==> flow/design.v (excerpt) <==
module FreqCounter(
	 input clock,
	 input reset,
	 input IPS_left,
     input IPS_mid,
     input IPS_right,
	 input signalleftred,
	 input signalleftblue,
	 input signalrightred,
	 input signalrightblue,	 
	 output right_red,
	 output left_red,
	 output left_forward,
     output left_backward,
     output right_forward,
     output right_backward,
	 output a, b, c, d, e, f, g,  
     output [3:0]an
    );
parameter countToR = 53711;  
parameter countToL = 53711;  
parameter Delay = 195313;  
reg [15:0] right_red_freq_count;
reg [15:0] left_red_freq_count;
reg [15:0] right_blue_freq_count;
reg [15:0] left_blue_freq_count;
reg [15:0] freq_outR;
reg [15:0] freqHold0R;
reg [15:0] freqHold1R;
reg [15:0] freqHold2R;
reg [15:0] freqHold3R;
reg [15:0] freqHold4R;
reg [15:0] freqHold5R;
reg [15:0] freqHold6R;
reg [15:0] freqHold7R;
reg [15:0] freqHold8R;
reg [15:0] freqHold9R;
reg [15:0] freqHold10R;
reg [15:0] freqHold11R;
reg [15:0] freqHold12R;
reg [15:0] freqHold13R;
reg [15:0] freqHold14R;
reg [15:0] freqHold15R;
reg [15:0] freq_outL;
reg [15:0] freqHold0L;
reg [15:0] freqHold1L;
reg [15:0] freqHold2L;
reg [15:0] freqHold3L;
reg [15:0] freqHold4L;
reg [15:0] freqHold5L;
reg [15:0] freqHold6L;
reg [15:0] freqHold7L;
reg [15:0] freqHold8L;
reg [15:0] freqHold9L;
reg [15:0] freqHold10L;
reg [15:0] freqHold11L;
reg [15:0] freqHold12L;
reg [15:0] freqHold13L;
reg [15:0] freqHold14L;
reg [15:0] freqHold15L;
  ...
For scale: about 2800 cells after synthesis, roughly 480 flip-flops, roughly 26 I/O pins, roughly 26000 um2 of cells after synthesis.
make LEC_CHECK=0 CAP_MARGIN=20 CORE_MARGIN=2 CORE_UTILIZATION=67 SETUP_SLACK_MARGIN=1.8 SLEW_MARGIN=20 finish   # period 6.53 ns
run.sh (not shown) runs the stock make flow with config.mk's settings and CLKGATE_MAP_FILE=.
Rerun with:
--- a/flow/config.mk
+++ b/flow/config.mk
@@ -10,2 +10 @@
-export CORE_UTILIZATION = 67
-export SETUP_SLACK_MARGIN = 1.8
+export CORE_UTILIZATION = 40
==> flow/constraint.sdc (replaced) <==
create_clock -name core_clock -period 8.07 [get_ports {clock}]
set_input_delay 1.6140 -clock core_clock [delete_from_list [all_inputs] [get_ports {clock}]]
set_output_delay 1.6140 -clock core_clock [all_outputs]
set_load 0.01 [all_outputs]
The changed run completed with no timing, DRC or antenna violations.
Area after synthesis is unchanged.
Clock skew is about the same.
Cell count came out higher by about 6%.
Synthesized cell count stays the same.
Power came out lower by 19%.
Final area came out lower by about 5%.


willow:
FreqCounter again, from the RTL that the note above started with.
==> flow/config.mk <==
export PLATFORM = sky130hd
export DESIGN_NAME = FreqCounter
export DESIGN_NICKNAME = FreqCounter
export VERILOG_FILES = /design/flow/design.v
export SDC_FILE = /design/flow/constraint.sdc
export NUM_CORES = 4
export LEC_CHECK = 0
export CAP_MARGIN = 20
export CELL_PAD_IN_SITES_DETAIL_PLACEMENT = 2
export CORE_ASPECT_RATIO = 1.01
export CORE_MARGIN = 9
export CORE_UTILIZATION = 68
export CTS_CLUSTER_DIAMETER = 245
export CTS_CLUSTER_SIZE = 90
export GPL_ROUTABILITY_DRIVEN = 0
export HOLD_SLACK_MARGIN = 0.05
export MAX_ROUTING_LAYER = met5
export MIN_ROUTING_LAYER = met2
export SETUP_SLACK_MARGIN = 1.54
export SLEW_MARGIN = 25
export TNS_END_PERCENT = 10
==> flow/constraint.sdc <==
create_clock -name core_clock -period 5.89 [get_ports {clock}]
set_input_delay 1.1780 -clock core_clock [delete_from_list [all_inputs] [get_ports {clock}]]
set_output_delay 1.1780 -clock core_clock [all_outputs]
set_load 0.01 [all_outputs]
Status(willow) = ERROR, stage = detailed placement (3_5_place_dp)
#### Input delta (violet over willow)
# willow
export LEC_CHECK = 0
export CAP_MARGIN = 20
export CELL_PAD_IN_SITES_DETAIL_PLACEMENT = 2
export CORE_ASPECT_RATIO = 1.01
export CORE_MARGIN = 9
export CORE_UTILIZATION = 68
export CTS_CLUSTER_DIAMETER = 245
export CTS_CLUSTER_SIZE = 90
export GPL_ROUTABILITY_DRIVEN = 0
export HOLD_SLACK_MARGIN = 0.05
export MAX_ROUTING_LAYER = met5
export MIN_ROUTING_LAYER = met2
export SETUP_SLACK_MARGIN = 1.54
export SLEW_MARGIN = 25
export TNS_END_PERCENT = 10
create_clock -name core_clock -period 5.89 [get_ports {clock}]
# violet
export LEC_CHECK = 0
export ABC_AREA = 1
export CAP_MARGIN = 20
export CORE_MARGIN = 2
export CORE_UTILIZATION = 67
export SLEW_MARGIN = 20
create_clock -name core_clock -period 4.82 [get_ports {clock}]
## What came out
- To summarise violet: no stage aborted, but the layout did not pass its checks, failing on setup timing.
- In the flow results for willow and violet, the number of placement rows is smaller on willow.
- Per the comparison of violet with willow, average cell area after synthesis went down, cell count after synthesis went up.
For zinc, these inputs were changed with respect to violet:
# violet
export LEC_CHECK = 0
export ABC_AREA = 1
export CAP_MARGIN = 20
export CORE_MARGIN = 2
export CORE_UTILIZATION = 67
export SLEW_MARGIN = 20
create_clock -name core_clock -period 4.82 [get_ports {clock}]
# zinc
export LEC_CHECK = 0
export CAP_MARGIN = 20
export CORE_MARGIN = 2
export CORE_UTILIZATION = 9
export SLEW_MARGIN = 20
create_clock -name core_clock -period 10.9 [get_ports {clock}]
Results
- zinc did not stop at any stage, and its layout met the timing, DRC and antenna checks.
- Total track usage, violet and zinc: larger value in violet
- Between violet and zinc, the flow reports routed wire length on met2 decreasing by more than a quarter.
- Delta (zinc minus violet): depth of the worst register-to-register path has decreased; clock skew has decreased.
[inputs] cedar vs zinc
# zinc
export LEC_CHECK = 0
export CAP_MARGIN = 20
export CORE_MARGIN = 2
export CORE_UTILIZATION = 9
export SLEW_MARGIN = 20
create_clock -name core_clock -period 10.9 [get_ports {clock}]
# cedar
export LEC_CHECK = 0
export ABC_AREA = 1
export CAP_MARGIN = 20
export CORE_MARGIN = 2
export CORE_UTILIZATION = 72
export CTS_CLUSTER_SIZE = 15
export PLACE_DENSITY_LB_ADDON = 0.01
export SETUP_SLACK_MARGIN = 1.76
export SLEW_MARGIN = 20
create_clock -name core_clock -period 7.12 [get_ports {clock}]
Findings:
cedar vs. zinc: total number of nets in the final design up about 36%; pin count of the biggest net entering global routing lost 72. Switching power grows by more than 100% when moving from zinc to cedar. When cedar is set beside zinc, its buffers inserted during post-CTS setup optimization turns out to be 74 larger. Cmp cedar vs zinc: number of buffers created by CTS lower in cedar.
--- input diff cedar..nickel ---
# cedar
export LEC_CHECK = 0
export ABC_AREA = 1
export CAP_MARGIN = 20
export CORE_MARGIN = 2
export CORE_UTILIZATION = 72
export CTS_CLUSTER_SIZE = 15
export PLACE_DENSITY_LB_ADDON = 0.01
export SETUP_SLACK_MARGIN = 1.76
export SLEW_MARGIN = 20
create_clock -name core_clock -period 7.12 [get_ports {clock}]
# nickel
export LEC_CHECK = 0
export ABC_AREA = 1
export CAP_MARGIN = 20
export CORE_MARGIN = 2
export CORE_UTILIZATION = 72
export CTS_CLUSTER_DIAMETER = 359
export CTS_CLUSTER_SIZE = 14
export SETUP_SLACK_MARGIN = 0.94
export SLEW_MARGIN = 20
create_clock -name core_clock -period 8.15 [get_ports {clock}]
cedar has a higher actual slew at the worst max-slew pin than nickel. nickel vs. cedar: total leakage power decreased by 1.2 nW relative to the old numbers, non-clock buffer count went down by 72%, tightest hold margin saw little to no change. nickel reports a lower post-route standard cell area excluding fillers than cedar does. nickel reports a higher register-to-register slack than cedar does.


== job 9230 ==
Starting RTL as in the previous note.
Design FreqCounter, start of the top module:
module FreqCounter(
	 input clock,
	 input reset,
	 input IPS_left,
     input IPS_mid,
     input IPS_right,
	 input signalleftred,
	 input signalleftblue,
	 input signalrightred,
	 input signalrightblue,	 
	 output right_red,
	 output left_red,
	 output left_forward,
     output left_backward,
     output right_forward,
     output right_backward,
	 output a, b, c, d, e, f, g,  
     output [3:0]an
    );
clock: 5.05 ns
lec_check: 0
abc_area: 1
cap_margin: 20
core_margin: 2
core_utilization: 72
cts_cluster_size: 15
hold_slack_margin: 0.3
place_density_lb_addon: 0.01
setup_slack_margin: -0.15
slew_margin: 20
What the final checks of job 9230 revealed, after a flow that finished every stage, was a layout that fails on negative setup slack.
Modified inputs, job 3657 compared to job 9230
# job 9230
export LEC_CHECK = 0
export ABC_AREA = 1
export CAP_MARGIN = 20
export CORE_MARGIN = 2
export CORE_UTILIZATION = 72
export CTS_CLUSTER_SIZE = 15
export HOLD_SLACK_MARGIN = 0.3
export PLACE_DENSITY_LB_ADDON = 0.01
export SETUP_SLACK_MARGIN = -0.15
export SLEW_MARGIN = 20
create_clock -name core_clock -period 5.05 [get_ports {clock}]
# job 3657
export LEC_CHECK = 0
export CAP_MARGIN = 20
export CORE_MARGIN = 2
export CORE_UTILIZATION = 70
export CTS_CLUSTER_SIZE = 22
export SLEW_MARGIN = 20
create_clock -name core_clock -period 6.16 [get_ports {clock}]
==> comparison <==
- No crash in job 3657: every stage finished, but the layout fails its final checks due to negative setup slack.
- Going from job 9230 to job 3657, die area shrinks by about 5.6%.
- Start point of the critical path: fcountR[10] -> job 9230, fcountL[0] -> job 3657
- The fraction of area in registers in job 3657 was higher than what job 9230 gave.
- Job 3657: global-route usage is 5.0 points lower than what job 9230 reported.
- Re clock network power share: job 3657 and job 9230 aren't equal, and the lower value belongs to job 9230.
- The number of multi-input combinational cells in the layout of job 3657 is lower than that of job 9230.
#### Input delta (job 3908 over job 3657)
# job 3657
export LEC_CHECK = 0
export CAP_MARGIN = 20
export CORE_MARGIN = 2
export CORE_UTILIZATION = 70
export CTS_CLUSTER_SIZE = 22
export SLEW_MARGIN = 20
create_clock -name core_clock -period 6.16 [get_ports {clock}]
# job 3908
export LEC_CHECK = 0
export CAP_MARGIN = 20
export CELL_PAD_IN_SITES_DETAIL_PLACEMENT = 1
export CORE_MARGIN = 2
export CORE_UTILIZATION = 18
export GPL_ROUTABILITY_DRIVEN = 1
export PLACE_DENSITY_LB_ADDON = 0.26
export SLEW_MARGIN = 20
create_clock -name core_clock -period 4.68 [get_ports {clock}]
Results
Job 3908 completed end to end; final checks failed (negative setup slack).
Against job 3657, worst setup margin in job 3908 came out worse.
Core util | job 3908 vs job 3657 | job 3908 lower
Measured against each other, job 3908 and job 3657 differ in total power, the higher figure coming from job 3908.
Lower minimum period implied by the final worst setup slack goes to job 3657 over job 3908.
For maximum VDD drop, dividing the value from job 3657 by the value from job 3908 gives 0.929.
Worst slack on hold paths is higher on job 3657
Taking job 3657 over job 3908, the number of inserted filler cells in the final layout ratio works out to 0.13.
Modified inputs, job 784 compared to job 3908
# job 3908
export LEC_CHECK = 0
export CAP_MARGIN = 20
export CELL_PAD_IN_SITES_DETAIL_PLACEMENT = 1
export CORE_MARGIN = 2
export CORE_UTILIZATION = 18
export GPL_ROUTABILITY_DRIVEN = 1
export PLACE_DENSITY_LB_ADDON = 0.26
export SLEW_MARGIN = 20
create_clock -name core_clock -period 4.68 [get_ports {clock}]
# job 784
export LEC_CHECK = 0
export CAP_MARGIN = 20
export CORE_MARGIN = 2
export CORE_UTILIZATION = 70
export SLEW_MARGIN = 20
create_clock -name core_clock -period 6.16 [get_ports {clock}]
Notes after the runs:
- Job 784: complete, dirty (negative setup slack)
- Compared with job 3908, in job 784 pin count of the biggest net entering global routing rose 23%, detailed-placement wirelength estimate lower, total power now sits lower.
- Between job 784 and job 3908, detailed-router iteration count before antenna repair is lower for job 3908, job 784 comes in above that.
- Utilization: job 784 and job 3908 compared, higher one is job 784


JK:
Starting RTL as in the previous note.
// FreqCounter
module FreqCounter(
	 input clock,
	 input reset,
	 input IPS_left,
     input IPS_mid,
     input IPS_right,
	 input signalleftred,
	 input signalleftblue,
	 input signalrightred,
	 input signalrightblue,	 
	 output right_red,
	 output left_red,
	 output left_forward,
     output left_backward,
     output right_forward,
     output right_backward,
	 output a, b, c, d, e, f, g,  
     output [3:0]an
    );
clock: 4.61 ns
lec_check: 0
abc_area: 1
cap_margin: 20
core_margin: 2
core_utilization: 72
cts_cluster_diameter: 352
place_density_lb_addon: 0.01
setup_slack_margin: -0.34
slew_margin: 20
To summarise JK: no stage aborted, but the layout did not pass its checks, failing on setup timing.
> inputs changed (JK -> MS)
Settings: a deleted SETUP_SLACK_MARGIN that had been -0.34; a deleted CTS_CLUSTER_DIAMETER that had been 352; an added TNS_END_PERCENT of 5; a change of CORE_UTILIZATION from 72 to 69; a deleted PLACE_DENSITY_LB_ADDON that had been 0.01; a change of the clock period (ns, I/O delays scaled along) from 4.61 to 5.8.
==> results <==
| global-route usage | MS vs JK | 6.2 points lower |. Changes observed in MS relative to JK: initial antenna violation count lower; post-placement cell area lower. MS went all the way through the flow, and no timing, DRC or antenna check failed.
Inputs modified between MS and AL:
Settings: removing TNS_END_PERCENT (formerly 5); removing ABC_AREA (formerly 1); changing CORE_UTILIZATION from 69 to 65; setting SETUP_SLACK_MARGIN to 1.9 for the first time; changing the clock period (ns, I/O delays scaled along) from 5.8 to 7.33.
==> comparison <==
- AL vs. MS: xor and xnor fraction of the mapped netlist area picked up an extra 0.97 points; remaining antenna violation count after routing comparable; yosys cell count -26%; area after synthesis went down.
- Fraction of standard cell area in multi-input logic was lower in the run labelled MS.
- Cell count of AL falls short of that of MS by more than 10%.
- Average wire length per cell after detail routing came out higher on AL than on MS.
- Cell depth of the worst setup path shrinks by more than 10% when moving from MS to AL.
- Density: AL sparser than MS
- Total power ends up higher on MS.
For TR, these inputs were changed with respect to AL:
Settings: removing SETUP_SLACK_MARGIN (formerly 1.9); changing CORE_UTILIZATION from 65 to 70; setting CTS_CLUSTER_SIZE to 73 for the first time; setting ABC_AREA to 1 for the first time; changing the clock period (ns, I/O delays scaled along) from 7.33 to 5.32.
==> results <==
In summary, AL completed successfully, with a layout that passed the timing, DRC and antenna checks.
Completing all stages was not enough for TR: its layout failed the final checks because of setup timing.
AL → TR: total vias in the final route +5,724; placed cell count +1,126.
Cell count: TR higher than AL
From AL to TR, async set or reset register ratio after synthesis did not move at all.
In the metrics for TR and AL, the one carrying the lower number of distinct library cell variants in the gate-level netlist after synthesis is TR.
> inputs changed (TR -> PW)
Settings: a deleted ABC_AREA that had been 1; an added HOLD_SLACK_MARGIN of 0.05; a change of CTS_CLUSTER_SIZE from 73 to 69; a change of CORE_UTILIZATION from 70 to 40; a change of the clock period (ns, I/O delays scaled along) from 5.32 to 9.32.
--- outcome ---
PW ran to completion and came out clean on the timing, DRC and antenna checks.
When PW is measured against TR, its utilization after layout turns out 40 points lower.
Cmp PW vs TR: total length of routed wires lower in PW
Via count of the first global-routing pass: PW < TR


== 07-02 ==
FreqCounter again, from the RTL that the note above started with.
clock: 6.74 ns
lec_check: 0
abc_area: 1
cap_margin: 20
core_margin: 10
core_utilization: 40
min_routing_layer: met1
slew_margin: 15
tns_end_percent: 40
Input-level comparison between 12-22 and 07-02:
- CORE_UTILIZATION now 72, was 40
- PLACE_DENSITY_LB_ADDON now 0.01, previously not set
- SLEW_MARGIN now 20, was 15
- MIN_ROUTING_LAYER no longer set, was met1
- CORE_MARGIN now 2, was 10
- ABC_AREA no longer set, was 1
- SETUP_SLACK_MARGIN now 1.92, previously not set
- TNS_END_PERCENT no longer set, was 40
- the clock period (ns, I/O delays scaled along) now 7.07, was 6.74
### Flow results
Compared with 07-02, cell area in 12-22 decreased by a few percent. Non-clock buffer count in the final layout ended up 4.8% lower on 12-22 than on 07-02. Taking 07-02 as the reference, in 12-22 maximum vdd ir drop grew by 0.000033 V, power shrank by 41%. Compared with 07-02, in 12-22 worst setup slack shrank by 0.18 ns; synthesized cell count shrank by 984; number of fill cells shrank by about 70%.
Power is estimated from default activity; no workload was simulated.
